Design myCPU, start of the top module:
module myCPU (
    input  wire         cpu_rst,
    input  wire         cpu_clk,
    output wire [13:0]  inst_addr,
    input  wire [31:0]  inst,
    output wire [31:0]  Bus_addr,
    input  wire [31:0]  Bus_rdata,
    output wire         Bus_wen,
    output wire [31:0]  Bus_wdata
);
wire[31:0] pc;
wire[31:0] npc;
wire[31:0] pc4;
wire[31:0] ID_inst;
wire[31:0] ID_pc4;
wire[1:0] npc_op;
wire rf_we;
wire[1:0] rf_wsel;
wire[2:0] sext_op;
wire alub_sel;
wire dram_we;
wire[3:0] alu_op;
wire[1:0] rf_re;
wire[31:0] ext;
wire[31:0] rD1;
wire[31:0] rD2;
wire[31:0] wD;
wire[1:0] EX_npc_op;
wire EX_ram_we;
wire[3:0] EX_alu_op;
wire EX_alub_sel;
wire EX_rf_we;
wire[1:0] EX_rf_wsel;
wire[4:0] EX_wR;
wire[31:0] EX_pc4;
wire[31:0] EX_rD1;
wire[31:0] EX_rD2;
wire[31:0] EX_ext;
wire[31:0] alu_c;
wire alu_f;
wire MEM_ram_we;
wire MEM_rf_we;
wire[1:0] MEM_rf_wsel;
wire[4:0] MEM_wR;
wire[31:0] MEM_pc4;
wire[31:0] MEM_alu_c;
wire[31:0] MEM_rD2;
wire[31:0] MEM_ext;
wire[31:0] rd;
wire WB_rf_we;
wire[1:0] WB_rf_wsel;
wire[4:0] WB_wR;
wire[31:0] WB_pc4;
wire[31:0] WB_alu_c;
wire[31:0] WB_rd;
  ...
Size: roughly 5600 cells after synthesis, ~1500 flip-flops, ~0.080 mm^2 of cells after synthesis.
clock: 6.85 ns
lec_check: 0
cap_margin: 20
cell_pad_in_sites_detail_placement: 0
cell_pad_in_sites_global_placement: 0
core_aspect_ratio: 0.91
core_margin: 2
core_utilization: 72
cts_cluster_diameter: 73
cts_cluster_size: 52
gpl_routability_driven: 1
place_density_lb_addon: 0.01
setup_slack_margin: 1.08
slew_margin: 20
run.sh (not shown) runs the stock make flow with config.mk's settings and CLKGATE_MAP_FILE=.
The first run died in global routing (5_1_grt).
Rerun with:
- CELL_PAD_IN_SITES_DETAIL_PLACEMENT: 0 -> unset
- CELL_PAD_IN_SITES_GLOBAL_PLACEMENT: 0 -> unset
- CORE_ASPECT_RATIO: 0.91 -> unset
- CORE_UTILIZATION: 72 -> 40
- CTS_CLUSTER_DIAMETER: 73 -> unset
- CTS_CLUSTER_SIZE: 52 -> unset
- GPL_ROUTABILITY_DRIVEN: 1 -> unset
- PLACE_DENSITY_LB_ADDON: 0.01 -> unset
- SETUP_SLACK_MARGIN: 1.08 -> unset
- clock period: 6.85 -> 8.52 ns (I/O delays scaled with it)
Now the flow completed with no timing, DRC or antenna violations.
Synthesized area is unchanged.
Die size came out higher by 79%.
Synthesized cell count stays the same.
Rerun with:
- CORE_UTILIZATION: 40 -> 64
- SETUP_SLACK_MARGIN: unset -> 1.76
- clock period: 8.52 -> 6.06 ns (I/O delays scaled with it)
Outcome:
- With this change the flow ran to the end with violations: negative setup slack
- sequential cell count does not change
- global-route usage rises by 20 points
- routed wire length rises by a few percent
- worst setup slack degrades by 1.3 ns
- design area rises by a few percent
- area after synthesis is unchanged
- sequential power rises by well over a third
- via count rises by roughly a tenth
Rerun with:
- CORE_UTILIZATION: 64 -> 70
- CTS_CLUSTER_SIZE: unset -> 41
- SETUP_SLACK_MARGIN: 1.76 -> unset
- clock period: 6.06 -> 6.28 ns (I/O delays scaled with it)
After rerunning:
- With this change the flow aborted during global routing (5_1_grt)
- synthesized cell count does not change
- die size goes down by 8.5%
- area after synthesis does not change

* * *

## run a
myCPU again, from the RTL that the note above started with.
Settings: LEC_CHECK=0, ABC_AREA=0, CAP_MARGIN=15, CELL_PAD_IN_SITES_DETAIL_PLACEMENT=2, CELL_PAD_IN_SITES_GLOBAL_PLACEMENT=1, CORE_ASPECT_RATIO=0.91, CORE_MARGIN=10, CORE_UTILIZATION=69, CTS_CLUSTER_DIAMETER=159, GPL_ROUTABILITY_DRIVEN=1, MIN_ROUTING_LAYER=met2, PLACE_DENSITY_LB_ADDON=0.11, SETUP_SLACK_MARGIN=0.25, SLEW_MARGIN=15; clock period 7.47 ns.
The flow ended early for run a: it failed with a tool error in 3_5_place_dp.
### run a -> run b
Settings: TNS_END_PERCENT: unset -> 10; CTS_CLUSTER_DIAMETER: 159 -> unset; CELL_PAD_IN_SITES_DETAIL_PLACEMENT: 2 -> unset; SLEW_MARGIN: 15 -> 20; CAP_MARGIN: 15 -> 5; GPL_ROUTABILITY_DRIVEN: 1 -> unset; SETUP_SLACK_MARGIN: 0.25 -> unset; PLACE_DENSITY_LB_ADDON: 0.11 -> unset; CTS_CLUSTER_SIZE: unset -> 56; CORE_MARGIN: 10 -> 2; MAX_ROUTING_LAYER: unset -> met5; CELL_PAD_IN_SITES_GLOBAL_PLACEMENT: 1 -> unset; CORE_ASPECT_RATIO: 0.91 -> 0.63; CORE_UTILIZATION: 69 -> 53; GPL_TIMING_DRIVEN: unset -> 1; the clock period (ns, I/O delays scaled along): 7.47 -> 5.81.
==> comparison <==
5_1_grt: run b exited with error. Placer's final routability congestion estimate: run b vs run a down 13%. Run b vs. run a: effective utilization at floorplan went down by 16 points, overall chip area went up by 19%.

* * *

## build 46
myCPU again, from the RTL that the note above started with.
Settings: LEC_CHECK=0, ABC_AREA=1, CAP_MARGIN=20, CORE_MARGIN=2, CORE_UTILIZATION=68, CTS_CLUSTER_SIZE=100, SETUP_SLACK_MARGIN=1.13, SLEW_MARGIN=20, TNS_END_PERCENT=20; clock period 4.96 ns.
Build 46 ran in full, but the layout does not pass; the checks complain about setup timing.
For build 70, these inputs were changed with respect to build 46:
Settings: setting PLACE_DENSITY_LB_ADDON to 0.04 for the first time; setting CTS_CLUSTER_DIAMETER to 73 for the first time; changing SETUP_SLACK_MARGIN from 1.13 to 1.08; removing TNS_END_PERCENT (formerly 20); setting GPL_ROUTABILITY_DRIVEN to 1 for the first time; removing ABC_AREA (formerly 1); setting CORE_ASPECT_RATIO to 0.91 for the first time; changing CORE_UTILIZATION from 68 to 60; setting CELL_PAD_IN_SITES_DETAIL_PLACEMENT to 0 for the first time; removing CTS_CLUSTER_SIZE (formerly 100); setting CELL_PAD_IN_SITES_GLOBAL_PLACEMENT to 0 for the first time; changing the clock period (ns, I/O delays scaled along) from 4.96 to 6.85.
| build 70 | all stages done | FAIL | setup timing |. Against build 46, build 70 comes in 2.8 points lower on proportion of total power due to net switching. All-layer global routing usage: build 70 < build 46. Delta(instance tally after logic synthesis, build 70 - build 46) < 0.
### build 70 -> build 8
Settings: removing CTS_CLUSTER_DIAMETER (formerly 73); changing CAP_MARGIN from 20 to 10; changing CORE_UTILIZATION from 60 to 70; setting HOLD_SLACK_MARGIN to 0.29 for the first time; removing GPL_ROUTABILITY_DRIVEN (formerly 1); removing CELL_PAD_IN_SITES_DETAIL_PLACEMENT (formerly 0); removing CELL_PAD_IN_SITES_GLOBAL_PLACEMENT (formerly 0); removing PLACE_DENSITY_LB_ADDON (formerly 0.04); removing SETUP_SLACK_MARGIN (formerly 1.08); setting CTS_CLUSTER_SIZE to 37 for the first time; removing CORE_ASPECT_RATIO (formerly 0.91); changing the clock period (ns, I/O delays scaled along) from 6.85 to 5.78.
Findings:
- No final results exist for build 8, since it was stopped by error GRT-0232 during global routing (5_1_grt).
- Per the comparison of build 8 with build 70, standard-cell row count down 4, chip area down 19000 sq um.
- In build 8 the core region area turned out 19000 sq um lower than in build 70.
- Relative to build 70, cell area reported after detailed placement has increased by 0.48% in build 8.
- Fraction of synthesized area in multiplexers came out exactly the same in build 70 and build 8.
--- input diff build 8..build 98 ---
Settings: HOLD_SLACK_MARGIN: 0.29 -> unset; CTS_CLUSTER_SIZE: 37 -> 97; ABC_AREA: unset -> 1; CAP_MARGIN: 10 -> 20; GPL_ROUTABILITY_DRIVEN: unset -> 0; CORE_UTILIZATION: 70 -> 40; CTS_CLUSTER_DIAMETER: unset -> 283; MIN_ROUTING_LAYER: unset -> met2; CORE_ASPECT_RATIO: unset -> 0.71; the clock period (ns, I/O delays scaled along): 5.78 -> 8.5.
Findings:
Build 98 did not make it past global routing (5_1_grt), where a tool error ended it.
Delta (build 98 minus build 8): tally of unique sky130hd cells used after synthesis now sits lower, yosys stat chip area now sits higher, synthesized cell count now sits higher.
Build 98 and build 8 ended up with nearly the same adder and majority gate portion of the synthesized area.
Build 98 reports its main logic family after synthesis as AND-OR/OR-AND gates while build 8 reports multiplexers.
Sort build 98 and build 8 by cell count after placement asc -> top: build 8
AND-OR/OR-AND share of the synthesized area in build 98 vs build 8: up 15 points
## Diff of input files: build 42 against build 98
Settings: a deleted CORE_ASPECT_RATIO that had been 0.71; a deleted MIN_ROUTING_LAYER that had been met2; a deleted CTS_CLUSTER_SIZE that had been 97; a deleted ABC_AREA that had been 1; a deleted CTS_CLUSTER_DIAMETER that had been 283; a deleted GPL_ROUTABILITY_DRIVEN that had been 0; a change of the clock period (ns, I/O delays scaled along) from 8.5 to 8.31.
Findings:
Build 42 did not stop at any stage, and its layout met the timing, DRC and antenna checks.
The row count number comes out lower for build 98 vs build 42.
Pre-CTS worst setup slack is higher on build 98
[compare] base=build 98 new=build 42: die area -3.6%; simple-gate area share of the yosys netlist shows a reduction of 7.1 points; mapped cell area went down; initial core utilization was more or less identical.
The number of instances in the synthesized netlist of build 42 is lower than that of build 98.

* * *

== v6 ==
Starting RTL as in the previous note.
Settings: LEC_CHECK=0, CAP_MARGIN=5, CORE_ASPECT_RATIO=0.63, CORE_MARGIN=2, CORE_UTILIZATION=40, CTS_CLUSTER_SIZE=56, GPL_TIMING_DRIVEN=0, MAX_ROUTING_LAYER=met4, SLEW_MARGIN=20, TNS_END_PERCENT=95; clock period 8.5 ns.
Although it ran to completion, v6 produced a layout that fails the final checks because of setup timing.
## Diff of input files: v7 against v6
Settings: setting CELL_PAD_IN_SITES_GLOBAL_PLACEMENT to 3 for the first time; setting CTS_CLUSTER_DIAMETER to 375 for the first time; removing MAX_ROUTING_LAYER (formerly met4); changing CORE_UTILIZATION from 40 to 51; removing CTS_CLUSTER_SIZE (formerly 56); changing CAP_MARGIN from 5 to 35; removing TNS_END_PERCENT (formerly 95); removing GPL_TIMING_DRIVEN (formerly 0); setting PLACE_DENSITY_LB_ADDON to 0.2 for the first time; changing CORE_ASPECT_RATIO from 0.63 to 0.93; changing the clock period (ns, I/O delays scaled along) from 8.5 to 11.0.
--- outcome ---
- No stage failed in v7, and the final checks on the layout all came back clean.
- Die area | v7 < v6
- Compared to v6, v7 has internal power about 24% lower.
- Worst ir drop on vdd down 0.000033 V in v7 wrt v6
- Taking v6 as the reference, in v7 first-pass iteration count of the detailed router up 2, area of the synthesized netlist per yosys stat flat.

* * *

myCPU again, from the RTL that the note above started with.
clock: 7.47 ns
lec_check: 0
abc_area: 0
cap_margin: 15
cell_pad_in_sites_detail_placement: 2
cell_pad_in_sites_global_placement: 3
core_aspect_ratio: 1.91
core_margin: 7
core_utilization: 45
cts_cluster_diameter: 159
gpl_routability_driven: 1
max_routing_layer: met5
min_routing_layer: met2
place_density_lb_addon: 0.11
setup_slack_margin: 1.75
slew_margin: 15
tns_end_percent: 75
The starting point did not get past global routing (5_1_grt) on GRT-0116.
Edit:
==> flow/config.mk (replaced) <==
export PLATFORM = sky130hd
export DESIGN_NAME = myCPU
export DESIGN_NICKNAME = myCPU
export VERILOG_FILES = /design/flow/design.v
export SDC_FILE = /design/flow/constraint.sdc
export NUM_CORES = 4
export LEC_CHECK = 0
export CAP_MARGIN = 20
export CORE_MARGIN = 2
export CORE_UTILIZATION = 72
export GPL_ROUTABILITY_DRIVEN = 1
export MIN_ROUTING_LAYER = met2
export PLACE_DENSITY = 0.58
export SETUP_SLACK_MARGIN = 1.17
export SLEW_MARGIN = 40
export TNS_END_PERCENT = 45
==> flow/constraint.sdc (replaced) <==
create_clock -name core_clock -period 5.12 [get_ports {cpu_clk}]
set_input_delay 1.0240 -clock core_clock [delete_from_list [all_inputs] [get_ports {cpu_clk}]]
set_output_delay 1.0240 -clock core_clock [all_outputs]
set_load 0.01 [all_outputs]
The changed run stopped in global routing (5_1_grt).
Die area is lower by 40%.
Synthesized area does not change.
Synthesized cell count is unchanged.
Edit:
==> flow/config.mk (replaced) <==
export PLATFORM = sky130hd
export DESIGN_NAME = myCPU
export DESIGN_NICKNAME = myCPU
export VERILOG_FILES = /design/flow/design.v
export SDC_FILE = /design/flow/constraint.sdc
export NUM_CORES = 4
export LEC_CHECK = 0
export CAP_MARGIN = 20
export CORE_MARGIN = 2
export CORE_UTILIZATION = 60
export CTS_CLUSTER_SIZE = 98
export SLEW_MARGIN = 20
==> flow/constraint.sdc (replaced) <==
create_clock -name core_clock -period 4.88 [get_ports {cpu_clk}]
set_input_delay 0.9760 -clock core_clock [delete_from_list [all_inputs] [get_ports {cpu_clk}]]
set_output_delay 0.9760 -clock core_clock [all_outputs]
set_load 0.01 [all_outputs]
Effect: Now the flow finished but failed the layout checks on negative setup slack; die area rose by about a fifth; synthesized area is unchanged; synthesized cell count is unchanged.
Edit:
--- a/flow/config.mk
+++ b/flow/config.mk
@@ -7,6 +7,8 @@
 export LEC_CHECK = 0
-export CAP_MARGIN = 20
+export CAP_MARGIN = 5
 export CORE_MARGIN = 2
-export CORE_UTILIZATION = 60
-export CTS_CLUSTER_SIZE = 98
+export CORE_UTILIZATION = 70
+export CTS_CLUSTER_SIZE = 57
+export HOLD_SLACK_MARGIN = 0.29
+export SETUP_SLACK_MARGIN = -0.35
 export SLEW_MARGIN = 20
==> flow/constraint.sdc (replaced) <==
create_clock -name core_clock -period 5.77 [get_ports {cpu_clk}]
set_input_delay 1.1540 -clock core_clock [delete_from_list [all_inputs] [get_ports {cpu_clk}]]
set_output_delay 1.1540 -clock core_clock [all_outputs]
set_load 0.01 [all_outputs]
- Now the flow stopped in global routing (5_1_grt) on GRT-0116
- area after synthesis is unchanged
- die size shrinks by about 14%
- synthesized cell count is unchanged

* * *

## lane 1
myCPU again, from the RTL that the note above started with.
Settings: LEC_CHECK=0, CAP_MARGIN=20, CELL_PAD_IN_SITES_DETAIL_PLACEMENT=0, CELL_PAD_IN_SITES_GLOBAL_PLACEMENT=0, CORE_ASPECT_RATIO=0.5, CORE_MARGIN=2, CORE_UTILIZATION=70, CTS_CLUSTER_DIAMETER=350, CTS_CLUSTER_SIZE=57, GPL_ROUTABILITY_DRIVEN=1, PLACE_DENSITY_LB_ADDON=0.0, SETUP_SLACK_MARGIN=1.08, SLEW_MARGIN=20; clock period 6.85 ns.
Lane 1 did not run to completion, as it errored out during 3_5_place_dp.
Changes in lane 2 relative to lane 1:
Settings: PLACE_DENSITY_LB_ADDON: 0.0 -> 0.04; SETUP_SLACK_MARGIN: 1.08 -> -0.53; CORE_ASPECT_RATIO: 0.5 -> 0.91; the clock period (ns, I/O delays scaled along): 6.85 -> 5.33.
Findings:
Each of lane 1 and lane 2 falls short of a clean finish. Lane 2 | ERROR | 5_1_grt. Compared with lane 1, lane 2 shows a higher final weighted congestion of routability-driven global placement. Cell count after synthesis: lane 1 vs lane 2 identical. Delta (lane 2 minus lane 1): number of I/O pins was more or less identical, area of the placeable core climbed about 0.45%, post-synth area from yosys stat barely changed. In the tables for lane 1 and lane 2, starting density of the core reads lower with lane 2. Going from lane 1 to lane 2, the placement row count was found to have gone up by 31. Count of input and output buffers: lane 1 vs lane 2 identical. From lane 1 to lane 2 the numbers moved as follows: floorplan die width now sits lower; die area now sits at about the same level; post-synthesis compound-gate area fraction now sits at about the same level.
Setup changes, lane 2 to lane 3
Settings: a change of CORE_ASPECT_RATIO from 0.91 to 1.57; a change of SETUP_SLACK_MARGIN from -0.53 to 1.08; a change of PLACE_DENSITY_LB_ADDON from 0.04 to 0.0; a change of the clock period (ns, I/O delays scaled along) from 5.33 to 6.85.
--- outcome ---
- Stage in which a tool error killed lane 3: 5_1_grt.
- In the metrics for lane 3 and lane 2, the one carrying the lower estimated wirelength of the detail-placed design is lane 3.
- Against lane 2 as the reference, lane 3 delivers a higher minimum setup slack after placement.
- Comparing lane 3 against lane 2, there is no change at all in multiplexer share of the synthesized area.
- Floorplan row count in lane 3 vs lane 2: up about 30%
- Changes observed in lane 3 relative to lane 2: core box area has remained practically unchanged, distinct cell type count after synthesis has remained practically unchanged, netlist area before placement has remained practically unchanged.
- Compared with lane 2, lane 3 shows y dimension of the die higher by 31%.
- Between lane 3 and lane 2, the difference in floorplan utilization is negligible.
- As far as area fraction in compound gates after synthesis goes, lane 2 and lane 3 are indistinguishable; the numbers are identical.
[inputs] lane 4 vs lane 3
Settings: CTS_CLUSTER_SIZE changed from 57 to 72; ABC_AREA newly set to 1; CORE_ASPECT_RATIO changed from 1.57 to 0.92; CELL_PAD_IN_SITES_GLOBAL_PLACEMENT changed from 0 to 3; PLACE_DENSITY_LB_ADDON changed from 0.0 to 0.11; CTS_CLUSTER_DIAMETER changed from 350 to 73; CORE_MARGIN changed from 2 to 7; the clock period (ns, I/O delays scaled along) changed from 6.85 to 3.83.
Results
- Lane 4: FLW-0024 in 3_1_place_gp_skip_io -> run aborted
- ~same adder and majority gate portion of the synthesized area in lane 3 and lane 4
- In the metrics for lane 3 and lane 4, the one carrying the higher cell area after synthesis is lane 4.
- On synthesized cell count: between lane 3 and lane 4, it ends up higher for lane 4.
Input-level comparison between lane 5 and lane 4:
Settings: changing SETUP_SLACK_MARGIN from 1.08 to -0.26; changing CORE_ASPECT_RATIO from 0.92 to 0.91; changing CTS_CLUSTER_SIZE from 72 to 14; changing PLACE_DENSITY_LB_ADDON from 0.11 to 0.01; changing CTS_CLUSTER_DIAMETER from 73 to 239; changing CELL_PAD_IN_SITES_GLOBAL_PLACEMENT from 3 to 0; removing ABC_AREA (formerly 1); changing CORE_MARGIN from 7 to 2; changing the clock period (ns, I/O delays scaled along) from 3.83 to 6.17.
Findings:
Lane 4 -> lane 5: post-synthesis adder-cell area fraction flat. Lower die boundary height was reported by lane 5, not lane 4. Looking at area after synthesis, lane 5 sits 3.6% lower than lane 4 does. Status: lane 5 FAILED at 5_1_grt (tool error).
Power figures rest on the tool's default switching activity, not on a simulated workload.
